==> build 85 <==
==> flow/design.v (excerpt) <==
module Cordic #(parameter MODE = 0, STAGES = 8, WIDTH = 16, PHASE_WIDTH = 19)(
input wire                        in_clk,
input wire                        in_rst,
input wire                        in_enable,
input wire    [WIDTH-1:0]         in_x,
input wire    [WIDTH-1:0]         in_y,
input wire    [PHASE_WIDTH-1:0]   in_phase,
output wire                       out_valid,
output wire   [PHASE_WIDTH-1:0]   out_phase,
output wire   [WIDTH-1:0]         out_x,
output wire   [WIDTH-1:0]         out_y
);
clock: 9.0 ns
lec_check: 0
abc_area: 1
cap_margin: 20
core_margin: 2
core_utilization: 40
cts_cluster_diameter: 292
slew_margin: 20
run.sh (not shown) runs the stock make flow with config.mk's settings and CLKGATE_MAP_FILE=.
==> trial 60 (differences from build 85) <==
ABC_AREA = default   (was 1)
CAP_MARGIN = 0   (was 20)
CORE_UTILIZATION = 72   (was 40)
CTS_CLUSTER_DIAMETER = default   (was 292)
PLACE_DENSITY = 0.36   (was default)
TNS_END_PERCENT = 45   (was default)
==> flow/constraint.sdc (replaced) <==
create_clock -name core_clock -period 7.35 [get_ports {in_clk}]
set_input_delay 1.4700 -clock core_clock [delete_from_list [all_inputs] [get_ports {in_clk}]]
set_output_delay 1.4700 -clock core_clock [all_outputs]
set_load 0.01 [all_outputs]
==> build 50 (differences from build 85) <==
CAP_MARGIN = 10   (was 20)
CELL_PAD_IN_SITES_DETAIL_PLACEMENT = 0   (was default)
CORE_UTILIZATION = 72   (was 40)
CTS_CLUSTER_DIAMETER = default   (was 292)
CTS_CLUSTER_SIZE = 90   (was default)
MAX_ROUTING_LAYER = met4   (was default)
MIN_ROUTING_LAYER = met1   (was default)
PLACE_DENSITY = 0.35   (was default)
SETUP_SLACK_MARGIN = -0.28   (was default)
==> flow/constraint.sdc (replaced) <==
create_clock -name core_clock -period 5.47 [get_ports {in_clk}]
set_input_delay 1.0940 -clock core_clock [delete_from_list [all_inputs] [get_ports {in_clk}]]
set_output_delay 1.0940 -clock core_clock [all_outputs]
set_load 0.01 [all_outputs]
==> summary of the runs <==
Build 50 completed, yet does not pass: setup timing. Build 85 ran to the end with no violations. Trial 60 ran to the end with violations: setup timing. Hold slack: build 50 > trial 60 > build 85. The highest clock skew belongs to trial 60, the lowest to build 50. Core utilization, highest first: build 50, trial 60, build 85. First-iteration DRC count, lowest first: trial 60, build 85, build 50.


==> fjord <==
Starting RTL as in the previous note.
Design Cordic, start of the top module:
module Cordic #(parameter MODE = 0, STAGES = 8, WIDTH = 16, PHASE_WIDTH = 19)(
input wire                        in_clk,
input wire                        in_rst,
input wire                        in_enable,
input wire    [WIDTH-1:0]         in_x,
input wire    [WIDTH-1:0]         in_y,
input wire    [PHASE_WIDTH-1:0]   in_phase,
output wire                       out_valid,
output wire   [PHASE_WIDTH-1:0]   out_phase,
output wire   [WIDTH-1:0]         out_x,
output wire   [WIDTH-1:0]         out_y
);
make LEC_CHECK=0 CAP_MARGIN=0 CELL_PAD_IN_SITES_DETAIL_PLACEMENT=1 CELL_PAD_IN_SITES_GLOBAL_PLACEMENT=2 CORE_ASPECT_RATIO=1.1 CORE_MARGIN=2 CORE_UTILIZATION=64 CTS_CLUSTER_DIAMETER=203 GPL_TIMING_DRIVEN=1 MAX_ROUTING_LAYER=met4 MIN_ROUTING_LAYER=met2 PLACE_DENSITY_LB_ADDON=0.09 SETUP_SLACK_MARGIN=1.43 SLEW_MARGIN=40 TNS_END_PERCENT=25 finish   # period 6.36 ns
==> tundra: changes against fjord <==
Settings changed: CAP_MARGIN 0 to 20, CELL_PAD_IN_SITES_DETAIL_PLACEMENT 1 to not set, CELL_PAD_IN_SITES_GLOBAL_PLACEMENT 2 to not set, CORE_ASPECT_RATIO 1.1 to not set, CORE_UTILIZATION 64 to 52, CTS_CLUSTER_DIAMETER 203 to not set, CTS_CLUSTER_SIZE set to 100, GPL_TIMING_DRIVEN 1 to not set, MAX_ROUTING_LAYER met4 to not set, MIN_ROUTING_LAYER met2 to not set, PLACE_DENSITY_LB_ADDON 0.09 to not set, SETUP_SLACK_MARGIN 1.43 to not set, SLEW_MARGIN 40 to 20, TNS_END_PERCENT 25 to not set.
==> flow/constraint.sdc (replaced) <==
create_clock -name core_clock -period 4.94 [get_ports {in_clk}]
set_input_delay 0.9880 -clock core_clock [delete_from_list [all_inputs] [get_ports {in_clk}]]
set_output_delay 0.9880 -clock core_clock [all_outputs]
set_load 0.01 [all_outputs]
==> results <==
|  | fjord | tundra |
|---|---|---|
| Outcome | stopped before the end | failed layout checks |
| Failing step | 3_1_place_gp_skip_io | - |
| Violated checks | - | setup timing |
| Cell with the most instances after synthesis | ha_1 | ha_1 |
| Top-area cell type share of the netlist area | 0.2636 | 0.2636 |
| Placement Rows | 108 | 114 |
| Synth area leader | dfrtp_1 | dfrtp_1 |
| Count of cell types in the netlist | 82 | 82 |
| Fp util | 0.6458 | 0.5253 |
| Post-synthesis cell count from yosys | 5567 | 5567 |
| Async set or reset register ratio after synthesis | 1.000 | 1.000 |
| Area inside the core boundary | 78780 sq um | 96850 sq um |
| Share of the synthesized netlist area taken by xor and xnor gates | 0.08951 | 0.08951 |
| Average cell area after synthesis | 9.139 sq um | 9.139 sq um |
| Dominant Register Cell | dfrtp_1 | dfrtp_1 |
| Number of enable-type register cells in the synthesized netlist | 0 | 0 |
| Area share of fa/ha/maj cells after synthesis | 0.2252 | 0.2252 |
| Area fraction in mux cells | 0.07754 | 0.07754 |
| Die extent in y | 299.7 microns | 316.8 microns |
| Count of yosys warnings during synthesis | 4 | 4 |
| Sequential share of the synthesized area | 0.2636 | 0.2636 |
| Die extent in x | 272.8 microns | 316.8 microns |
| Chip Footprint | 81770 sq um | 100400 sq um |
| Area fraction in compound gates | 0.1615 | 0.1615 |
| Mapped Cells | 5567 | 5567 |
| Yosys stat chip area | 50880 sq um | 50880 sq um |
